==> inputs of garnet <==
==> flow/design.v (excerpt) <==
module bellmanford (reset, clock, GMAR1, GMDR1, GMAR2, GMDR2, IMAR, IMDR, WMAR1, WMAR2, WMDR1, WMDR2, WMWDR, WMWAR, WMWE, OMAR, OMDR, OMWAR, OMWDR, OMWE, NegCycle, Finish);
clock: 2.56 ns
lec_check: 0
cap_margin: 20
core_margin: 2
core_utilization: 59
cts_cluster_size: 14
setup_slack_margin: 0.64
slew_margin: 20
run.sh (not shown) runs the stock make flow with config.mk's settings and CLKGATE_MAP_FILE=.
==> inputs of quartz, as changes to garnet <==
--- a/flow/config.mk
+++ b/flow/config.mk
@@ -9,5 +9,3 @@
 export CORE_MARGIN = 2
-export CORE_UTILIZATION = 59
-export CTS_CLUSTER_SIZE = 14
-export SETUP_SLACK_MARGIN = 0.64
+export CORE_UTILIZATION = 40
 export SLEW_MARGIN = 20
==> flow/constraint.sdc (replaced) <==
create_clock -name core_clock -period 5.0 [get_ports {clock}]
set_input_delay 1.0000 -clock core_clock [delete_from_list [all_inputs] [get_ports {clock}]]
set_output_delay 1.0000 -clock core_clock [all_outputs]
set_load 0.01 [all_outputs]
==> results.json <==
{
  "status": "stopped before the end",
  "failing_step": "I/O pin placement (3_2_place_iop)",
  "error": "[ERROR PPL-0024] Number of IO pins (790) exceeds maximum number of available positions (752). Increase the die perimeter from 839.18um to 1074.40um.",
  "fp_util_pct": 59.7,
  "rows": 75,
  "mux_area_share_pct": 5.84,
  "core-area_sq_um": 41900,
  "top_cell": "dfxtp_1",
  "die_area_sq_um": 44000,
  "topCellsByArea": "dfxtp_1 29%, edfxtp_1 25%, mux2_2 5.7%, buf_4 4.1%, a21oi_1 2.6%",
  "chipHeight_um": 210,
  "dieWidth_um": 210
}
(the above is from garnet)
==> results.json <==
{
  "drt_first_iter_violations": 1653,
  "top_cell": "dfxtp_1",
  "simple_gate_share_pct": 11.6,
  "chipHeight_um": 254,
  "dieWidth_um": 254,
  "cts_tree": "done",
  "core-area_sq_um": 61700,
  "hold_start": "WMDR1_reg[119]",
  "max_slew_margin_pct": 31.4,
  "rows": 91,
  "topCellsByArea": "dfxtp_1 29%, edfxtp_1 25%, mux2_2 5.7%, buf_4 4.1%, a21oi_1 2.6%",
  "mux_area_share_pct": 5.84,
  "fp_util_pct": 40.5,
  "die_area_sq_um": 64500,
  "status": "timing/DRC/antenna clean"
}
(the above is from quartz)


==> 01-17 <==
Starting RTL as in the previous note.
Settings: LEC_CHECK=0, CAP_MARGIN=20, CORE_MARGIN=2, CORE_UTILIZATION=31, SLEW_MARGIN=20; clock period 6.57 ns.
==> inputs of 04-21, as changes to 01-17 <==
CORE_UTILIZATION = 57   (was 31)
CTS_CLUSTER_DIAMETER = 363   (was not set)
SETUP_SLACK_MARGIN = 1.01   (was not set)
==> flow/constraint.sdc (replaced) <==
create_clock -name core_clock -period 5.0 [get_ports {clock}]
set_input_delay 1.0000 -clock core_clock [delete_from_list [all_inputs] [get_ports {clock}]]
set_output_delay 1.0000 -clock core_clock [all_outputs]
set_load 0.01 [all_outputs]
==> comparison table <==
metric	04-21	01-17
Number of distinct standard cells referenced by the synthesized netlist	81	81
Post-synth mux share	5.84%	5.84%
Synth Warn #	3	3
Horizontal extent of the die	213 µm	288 µm
Post-synthesis share of cell area spent on full adders, half adders and majority gates	2.61%	2.61%
Share of the core filled by cells before placement	57.9%	31.2%
Die Ht	213 µm	288 µm
Area of the core	43,200 µm²	80,200 µm²
Prevailing post-synth register cell	sky130_fd_sc_hd__dfxtp_1	sky130_fd_sc_hd__dfxtp_1
Placement Rows	76	104
Simple Share, Synth	11.6%	11.6%
Average cell area after synthesis	10.6 µm²	10.6 µm²
Outcome	did not finish	timing/DRC/antenna clean
Stage where the flow stopped	I/O pin placement	-
Synthesized netlist cell count	2,357	2,357
Chip footprint	45,500 µm²	82,900 µm²


==> inputs of 03-01 <==
bellmanford again, from the RTL that the note above started with.
make LEC_CHECK=0 CAP_MARGIN=20 CORE_MARGIN=2 CORE_UTILIZATION=68 SETUP_SLACK_MARGIN=-0.22 SLEW_MARGIN=20 finish   # period 2.52 ns
==> 10-04 (differences from 03-01) <==
--- a/flow/config.mk
+++ b/flow/config.mk
@@ -9,4 +9,3 @@
 export CORE_MARGIN = 2
-export CORE_UTILIZATION = 68
-export SETUP_SLACK_MARGIN = -0.22
+export CORE_UTILIZATION = 35
 export SLEW_MARGIN = 20
==> flow/constraint.sdc (replaced) <==
create_clock -name core_clock -period 4.27 [get_ports {clock}]
set_input_delay 0.8540 -clock core_clock [delete_from_list [all_inputs] [get_ports {clock}]]
set_output_delay 0.8540 -clock core_clock [all_outputs]
set_load 0.01 [all_outputs]
==> 11-16 (differences from 03-01) <==
--- a/flow/config.mk
+++ b/flow/config.mk
@@ -9,4 +9,4 @@
 export CORE_MARGIN = 2
-export CORE_UTILIZATION = 68
-export SETUP_SLACK_MARGIN = -0.22
+export CORE_UTILIZATION = 57
+export CTS_CLUSTER_SIZE = 29
 export SLEW_MARGIN = 20
==> flow/constraint.sdc (replaced) <==
create_clock -name core_clock -period 3.43 [get_ports {clock}]
set_input_delay 0.6860 -clock core_clock [delete_from_list [all_inputs] [get_ports {clock}]]
set_output_delay 0.6860 -clock core_clock [all_outputs]
set_load 0.01 [all_outputs]
==> impl_metrics.json <==
{
  "ys.flops": 564,
  "status": "complete, no violations",
  "ys_cells": 2357,
  "num_rows": 97,
  "initial_core_util_pct": 35.50,
  "top_layer": "met4",
  "core_um2": 70390,
  "die_h_um": 271.2,
  "die_w_um": 271.2,
  "die-area_um2": 73550
}
That was 10-04.
==> impl_metrics.json <==
{
  "failing_step": "I/O pin placement",
  "die-area_um2": 45530,
  "syn_area_um2": 24990,
  "status": "aborted with a tool error",
  "initial_core_util_pct": 57.88,
  "synth.cellmix.simpleShare_pct": 11.58,
  "die_h_um": 213.4,
  "ys.flops": 564,
  "core_um2": 43170,
  "firstError": "[ERROR PPL-0024] Number of IO pins (790) exceeds maximum number of available positions (766). Increase the die perimeter from 853.50um to 1074.40um.",
  "num_rows": 76,
  "edf_count": 204,
  "die_w_um": 213.4
}
That was 11-16.
==> impl_metrics.json <==
{
  "num_rows": 70,
  "die_h_um": 195.7,
  "initial_core_util_pct": 68.58,
  "die-area_um2": 38300,
  "status": "aborted with a tool error",
  "firstError": "[ERROR PPL-0024] Number of IO pins (790) exceeds maximum number of available positions (702). Increase the die perimeter from 782.78um to 1074.40um.",
  "core_um2": 36430,
  "ys.flops": 564,
  "die_w_um": 195.7,
  "netlist_top_cells_area": "dfxtp_1, edfxtp_1, mux2_2",
  "failing_step": "I/O pin placement",
  "ys_cells": 2357
}
That was 03-01.


==> run a: inputs <==
Starting RTL as in the previous note.
## bellmanford
module bellmanford (reset, clock, GMAR1, GMDR1, GMAR2, GMDR2, IMAR, IMDR, WMAR1, WMAR2, WMDR1, WMDR2, WMWDR, WMWAR, WMWE, OMAR, OMDR, OMWAR, OMWDR, OMWE, NegCycle, Finish);
==> flow/config.mk <==
export PLATFORM = sky130hd
export DESIGN_NAME = bellmanford
export DESIGN_NICKNAME = bellmanford
export VERILOG_FILES = /design/flow/design.v
export SDC_FILE = /design/flow/constraint.sdc
export NUM_CORES = 4
export LEC_CHECK = 0
export CAP_MARGIN = 20
export CORE_MARGIN = 2
export CORE_UTILIZATION = 57
export CTS_CLUSTER_SIZE = 43
export SLEW_MARGIN = 20
==> flow/constraint.sdc <==
create_clock -name core_clock -period 2.37 [get_ports {clock}]
set_input_delay 0.4740 -clock core_clock [delete_from_list [all_inputs] [get_ports {clock}]]
set_output_delay 0.4740 -clock core_clock [all_outputs]
set_load 0.01 [all_outputs]
==> inputs of run b, as changes to run a <==
Settings changed: CORE_UTILIZATION 57 to 40, CTS_CLUSTER_SIZE 43 to default, SETUP_SLACK_MARGIN from default to 0.65.
==> results <==
                                                                    run b                              run a
Asr flop ratio synth                                                   0%                                 0%
Total number of placement rows                                         91                                 76
Initial Utilization                                                40.49%                             57.88%
Yosys cell count                                                     2357                               2357
Summed instance area of the synthesized netlist              0.02499 mm^2                       0.02499 mm^2
Die area                                                     0.06449 mm^2                       0.04553 mm^2
Synth Seq Share                                                    53.36%                             53.36%
Floorplan die height                                             253.9 um                           213.4 um
Xor/xnor share of the synthesized area                             3.856%                             3.856%
Outcome                                          finished with violations          aborted with a tool error
Failing step                                                            -  I/O pin placement (3_2_place_iop)
Violated checks                                      negative setup slack                                  -
Summed standard-cell area reported by yosys                  0.02499 mm^2                       0.02499 mm^2
Horizontal die dimension                                         253.9 um                           213.4 um
Area of the core region                                      0.06171 mm^2                       0.04317 mm^2
Mean area per synthesized cell                                 10.60 um^2                         10.60 um^2
EDFF count, synth                                                     204                                204
